==> run A: inputs <==
==> flow/design.v <==
module cordic_step ( clock, ce, sin_in, cos_in, angle_in, t_angle, atan,
sin_out, cos_out, angle_out, t_angle_out );
parameter integer step = 0;  
parameter integer W = 12;  
input clock, ce;
input signed [W-1:0] sin_in, cos_in, angle_in, t_angle, atan;
output reg signed [W-1:0] sin_out, cos_out, angle_out, t_angle_out;
always @ (posedge clock)
begin
if( ce == 1'b1 )
begin
if(t_angle >= angle_in)
begin
cos_out <= cos_in - (sin_in >>> step);
sin_out <= ((cos_in >>> step) + sin_in);
angle_out <= angle_in + atan;
end
else if (t_angle < angle_in)
begin
cos_out <= cos_in + (sin_in >>> step);
sin_out <= -(cos_in >>> step) + sin_in;
angle_out <= angle_in - atan;
end
t_angle_out <= t_angle;
end  
end
endmodule
module mul_Kn(clock, ce, value_in, value_out, t_angle );
parameter integer W = 12;  
parameter FXP_SHIFT = 10;  
input clock, ce;
input signed[W-1:0] value_in, t_angle;
output reg signed[W-1:0] value_out;
reg signed [2*W-1:0] val, val_0, val_2, val_4, val_5, val_7, val_7_9_d, val_9;  
reg signed [2*W-1:0] val_0_2, val_4_5, val_7_9, val_0_2_4_5, val_0_2_4_5_7_9;  
always @ (posedge clock)
begin
if( ce == 1'b1 )
begin
val = value_in; val_0 <= val; val_2 <= val << 2; val_4 <= val << 4;
val_5 <= val << 5; val_7 <= val << 7; val_9 <= val << 9;
val_0_2 <= val_0 - val_2; val_4_5 <= val_4 - val_5; val_7_9 <= val_7 + val_9;
val_0_2_4_5 <= val_0_2 + val_4_5;
val_7_9_d <= val_7_9;  
val_0_2_4_5_7_9 = val_0_2_4_5 + val_7_9_d;
value_out <= val_0_2_4_5_7_9 >>> FXP_SHIFT;
end
end
endmodule
module cordic_pipeline_rtl( clock, reset, ce, angle_in, sin_out, cos_out, valid_out );
parameter integer W = 12;  
parameter FXP_MUL = 1024;  
parameter PIPE_LATENCY = 15;  
input clock, reset, ce;
input signed [W-1:0] angle_in;  
output signed [W-1:0] sin_out, cos_out;
output valid_out;
wire signed [11:0] atan[0:10];  
assign atan[0] = 12'sd804;
assign atan[1] = 12'sd475;
assign atan[2] = 12'sd251;
assign atan[3] = 12'sd127;
assign atan[4] = 12'sd64;
assign atan[5] = 12'sd32;
assign atan[6] = 12'sd16;
assign atan[7] = 12'sd8;
assign atan[8] = 12'sd4;
assign atan[9] = 12'sd2;
assign atan[10] = 12'sd1;
wire signed [W-1:0] sin_tab [0:11];
wire signed [W-1:0] cos_tab [0:11];
wire signed [W-1:0] t_angle_tab [0:11];  
wire signed [W-1:0] angle_tab [0:11];
reg unsigned [4:0] valid_cnt;  
always@(posedge clock)
begin
if ( reset == 1'b0 )
valid_cnt <= PIPE_LATENCY;  
else
if( ( valid_cnt != 0 ) && ( ce == 1'b1 ) )
valid_cnt <= valid_cnt - 1;  
end
assign valid_out = ( valid_cnt == 0 )? 1'b1 : 1'b0;  
assign cos_tab[0] = 1.0 * FXP_MUL;
assign sin_tab[0] = 0;
assign angle_tab[0] = 0;
assign t_angle_tab[0] = angle_in;
cordic_step #(0) cordic_step_0 ( clock, ce, sin_tab[0], cos_tab[0], angle_tab[0], t_angle_tab[0], atan[0],
sin_tab[1], cos_tab[1], angle_tab[1], t_angle_tab[1] );
cordic_step #(1) cordic_step_1 ( clock, ce, sin_tab[1], cos_tab[1], angle_tab[1], t_angle_tab[1], atan[1],
sin_tab[2], cos_tab[2], angle_tab[2], t_angle_tab[2] );
cordic_step #(2) cordic_step_2 ( clock, ce, sin_tab[2], cos_tab[2], angle_tab[2], t_angle_tab[2], atan[2],
sin_tab[3], cos_tab[3], angle_tab[3], t_angle_tab[3] );
cordic_step #(3) cordic_step_3 ( clock, ce, sin_tab[3], cos_tab[3], angle_tab[3], t_angle_tab[3], atan[3],
sin_tab[4], cos_tab[4], angle_tab[4], t_angle_tab[4] );
cordic_step #(4) cordic_step_4 ( clock, ce, sin_tab[4], cos_tab[4], angle_tab[4], t_angle_tab[4], atan[4],
sin_tab[5], cos_tab[5], angle_tab[5], t_angle_tab[5] );
cordic_step #(5) cordic_step_5 ( clock, ce, sin_tab[5], cos_tab[5], angle_tab[5], t_angle_tab[5], atan[5],
sin_tab[6], cos_tab[6], angle_tab[6], t_angle_tab[6] );
cordic_step #(6) cordic_step_6 ( clock, ce, sin_tab[6], cos_tab[6], angle_tab[6], t_angle_tab[6], atan[6],
sin_tab[7], cos_tab[7], angle_tab[7], t_angle_tab[7] );
cordic_step #(7) cordic_step_7 ( clock, ce, sin_tab[7], cos_tab[7], angle_tab[7], t_angle_tab[7], atan[7],
sin_tab[8], cos_tab[8], angle_tab[8], t_angle_tab[8] );
cordic_step #(8) cordic_step_8 ( clock, ce, sin_tab[8], cos_tab[8], angle_tab[8], t_angle_tab[8], atan[8],
sin_tab[9], cos_tab[9], angle_tab[9], t_angle_tab[9] );
cordic_step #(9) cordic_step_9 ( clock, ce, sin_tab[9], cos_tab[9], angle_tab[9], t_angle_tab[9], atan[9],
sin_tab[10], cos_tab[10], angle_tab[10], t_angle_tab[10] );
cordic_step #(10)cordic_step_10( clock, ce, sin_tab[10], cos_tab[10], angle_tab[10], t_angle_tab[10],
atan[10], sin_tab[11], cos_tab[11], angle_tab[11], t_angle_tab[11] );
mul_Kn mul_Kn_sin ( clock, ce, sin_tab[11], sin_out, t_angle_tab[11] );
mul_Kn mul_Kn_cos ( clock, ce, cos_tab[11], cos_out, t_angle_tab[11] );
endmodule
==> flow/run.sh <==
#!/bin/bash
# the make line also repeats each setting of config.mk as NAME=value (left out here)
make -C /OpenROAD-flow-scripts/flow DESIGN_CONFIG=/design/flow/config.mk WORK_HOME=/design/flow/orfs CLKGATE_MAP_FILE= finish
==> flow/config.mk <==
export PLATFORM = sky130hd
export DESIGN_NAME = cordic_pipeline_rtl
export DESIGN_NICKNAME = cordic_pipeline_rtl
export VERILOG_FILES = /design/flow/design.v
export SDC_FILE = /design/flow/constraint.sdc
export NUM_CORES = 4
export LEC_CHECK = 0
export ABC_AREA = 1
export CAP_MARGIN = 40
export CELL_PAD_IN_SITES_GLOBAL_PLACEMENT = 1
export CORE_MARGIN = 6
export CORE_UTILIZATION = 19
export CTS_CLUSTER_DIAMETER = 378
export GPL_TIMING_DRIVEN = 0
export MIN_ROUTING_LAYER = met2
export PLACE_DENSITY_LB_ADDON = 0.02
export SLEW_MARGIN = 40
export TNS_END_PERCENT = 20
==> flow/constraint.sdc <==
create_clock -name core_clock -period 2.46 [get_ports {clock}]
set_input_delay 0.4920 -clock core_clock [delete_from_list [all_inputs] [get_ports {clock}]]
set_output_delay 0.4920 -clock core_clock [all_outputs]
set_load 0.01 [all_outputs]
==> run H: changes against run A <==
==> flow/config.mk (replaced) <==
export PLATFORM = sky130hd
export DESIGN_NAME = cordic_pipeline_rtl
export DESIGN_NICKNAME = cordic_pipeline_rtl
export VERILOG_FILES = /design/flow/design.v
export SDC_FILE = /design/flow/constraint.sdc
export NUM_CORES = 4
export LEC_CHECK = 0
export CAP_MARGIN = 20
export CORE_MARGIN = 2
export CORE_UTILIZATION = 40
export SLEW_MARGIN = 20
==> flow/constraint.sdc (replaced) <==
create_clock -name core_clock -period 4.26 [get_ports {clock}]
set_input_delay 0.8520 -clock core_clock [delete_from_list [all_inputs] [get_ports {clock}]]
set_output_delay 0.8520 -clock core_clock [all_outputs]
set_load 0.01 [all_outputs]
==> out/summary.txt <==
status = complete, but fails checks
R2R Path End = cordic_step_6.sin_out[11]
worst hold slack = 0.1770 ns
final worst-path setup slack = -1.337 ns
Core Util, Final = 27.22%
Die X = 445.9 µm
Worst EP required = 2.87 ns
Syn Area/Cell = 10.63 µm²
SO Viols = setup timing
yosys stat area = 35780 µm²
final setup fails = 327
clk latency of the worst-skew pair = 0.71 ns
the above is filed under run A

==> out/summary.txt <==
Worst EP required = 4.63 ns
final setup fails = 0
clk latency of the worst-skew pair = 0.63 ns
worst hold slack = 0.4103 ns
Syn Area/Cell = 11.89 µm²
final worst-path setup slack = 0.2132 ns
R2R Path End = cordic_step_5.cos_out[11]
nonclk buf count = 174
yosys stat area = 35370 µm²
Die X = 301.4 µm
status = no timing/DRC/antenna violations
Core Util, Final = 46.33%
the above is filed under run H


========
==> inputs of run a <==
RTL: the design.v shown in full above, as it stands there.
make LEC_CHECK=0 ABC_AREA=1 CAP_MARGIN=20 CORE_MARGIN=2 CORE_UTILIZATION=72 CTS_CLUSTER_DIAMETER=34 MAX_ROUTING_LAYER=met4 SLEW_MARGIN=20 finish   # period 2.55 ns
run.sh (not shown) runs the stock make flow with config.mk's settings and CLKGATE_MAP_FILE=.
==> run b: changes against run a <==
==> flow/config.mk (replaced) <==
export PLATFORM = sky130hd
export DESIGN_NAME = cordic_pipeline_rtl
export DESIGN_NICKNAME = cordic_pipeline_rtl
export VERILOG_FILES = /design/flow/design.v
export SDC_FILE = /design/flow/constraint.sdc
export NUM_CORES = 4
export LEC_CHECK = 0
export CAP_MARGIN = 20
export CORE_ASPECT_RATIO = 0.72
export CORE_MARGIN = 4
export CORE_UTILIZATION = 40
export CTS_CLUSTER_DIAMETER = 304
export GPL_TIMING_DRIVEN = 0
export SLEW_MARGIN = 20
export TNS_END_PERCENT = 15
==> flow/constraint.sdc (replaced) <==
create_clock -name core_clock -period 4.5 [get_ports {clock}]
set_input_delay 0.9000 -clock core_clock [delete_from_list [all_inputs] [get_ports {clock}]]
set_output_delay 0.9000 -clock core_clock [all_outputs]
set_load 0.01 [all_outputs]
==> run c: changes against run a <==
--- a/flow/config.mk
+++ b/flow/config.mk
@@ -6,9 +6,9 @@
 export NUM_CORES = 4
 export LEC_CHECK = 0
-export ABC_AREA = 1
 export CAP_MARGIN = 20
 export CORE_MARGIN = 2
 export CORE_UTILIZATION = 72
-export CTS_CLUSTER_DIAMETER = 34
-export MAX_ROUTING_LAYER = met4
+export CTS_CLUSTER_DIAMETER = 395
+export PLACE_DENSITY = 0.35
+export SETUP_SLACK_MARGIN = -0.24
 export SLEW_MARGIN = 20
==> flow/constraint.sdc (replaced) <==
create_clock -name core_clock -period 3.52 [get_ports {clock}]
set_input_delay 0.7040 -clock core_clock [delete_from_list [all_inputs] [get_ports {clock}]]
set_output_delay 0.7040 -clock core_clock [all_outputs]
set_load 0.01 [all_outputs]
==> run d: changes against run a <==
--- a/flow/config.mk
+++ b/flow/config.mk
@@ -7,8 +7,12 @@
 export LEC_CHECK = 0
 export ABC_AREA = 1
-export CAP_MARGIN = 20
-export CORE_MARGIN = 2
-export CORE_UTILIZATION = 72
-export CTS_CLUSTER_DIAMETER = 34
-export MAX_ROUTING_LAYER = met4
+export CAP_MARGIN = 30
+export CELL_PAD_IN_SITES_DETAIL_PLACEMENT = 1
+export CORE_ASPECT_RATIO = 0.72
+export CORE_MARGIN = 4
+export CORE_UTILIZATION = 40
+export CTS_CLUSTER_DIAMETER = 304
+export GPL_TIMING_DRIVEN = 1
+export PLACE_DENSITY_LB_ADDON = 0.06
 export SLEW_MARGIN = 20
+export TNS_END_PERCENT = 15
==> flow/constraint.sdc (replaced) <==
create_clock -name core_clock -period 4.5 [get_ports {clock}]
set_input_delay 0.9000 -clock core_clock [delete_from_list [all_inputs] [get_ports {clock}]]
set_output_delay 0.9000 -clock core_clock [all_outputs]
set_load 0.01 [all_outputs]
==> comparison table <==
Area of the core region: run c 48750 sq um; run d 88060 sq um; run a 48950 sq um; run b 87600 sq um
Netlist Area Pre-Place: run c 35370 sq um; run d 35780 sq um; run a 35780 sq um; run b 35370 sq um
Adder-cell share of the synthesized area: run c 17.79%; run d 17.54%; run a 17.54%; run b 17.79%
Avg WL per Cell: run c 26.16 um; run d 16.35 um; run a -; run b 13.82 um
Placed cell areas: run c 39740 sq um; run d 37810 sq um; run a 43740 sq um; run b 37460 sq um
Met2 Use GR: run c 65.00%; run d 28.93%; run a -; run b 20.83%
Core occupancy in the finished layout: run c 92.41%; run d 45.53%; run a -; run b 45.62%
Placement Setup Slack: run c -0.8060 ns; run d 0.03595 ns; run a -1.450 ns; run b -0.8079 ns
Finished Layout Cells: run c 4316; run d 4703; run a -; run b 4332
Transition time at the pin with the least slew margin: run c 0.9940 ns; run d 0.9411 ns; run a -; run b 1.029 ns
Layout overhead on the synthesized area: run c 27.35%; run d 12.06%; run a -; run b 12.98%
Destination of the worst register-to-register timing path: run c cordic_step_6.angle_out[11]$_DFFE_PP_; run d cordic_step_6.sin_out[10]$_DFFE_PP_; run a -; run b cordic_step_7.sin_out[11]$_DFFE_PP_
Outcome: run c failed layout checks; run d no timing/DRC/antenna violations; run a aborted with a tool error; run b no timing/DRC/antenna violations
Stage where the flow stopped: run c -; run d -; run a clock tree synthesis (4_1_cts); run b -
Reasons for failing layout checks: run c setup timing; run d -; run a -; run b -
Startpoint type of the worst setup path: run c register; run d register; run a -; run b register
Critical path origin: run c cordic_step_5.angle_out[1]$_DFFE_PP_; run d cordic_step_5.angle_out[5]$_DFFE_PP_; run a -; run b cordic_step_6.t_angle_out[7]$_DFFE_PP_
GRT met3 Usage: run c 4.619%; run d 2.521%; run a -; run b 2.376%
Violation count after the first detailed-route iteration: run c 3198; run d 1068; run a -; run b 1092
Simple-gate share of the synthesized area: run c 7.258%; run d 10.21%; run a 10.21%; run b 7.258%
Synthesized netlist cell count: run c 2975; run d 3367; run a 3367; run b 2975
Count of cell types in the netlist: run c 98; run d 47; run a 47; run b 98
Flop share of the area: run c 39.62%; run d 44.52%; run a -; run b 44.66%
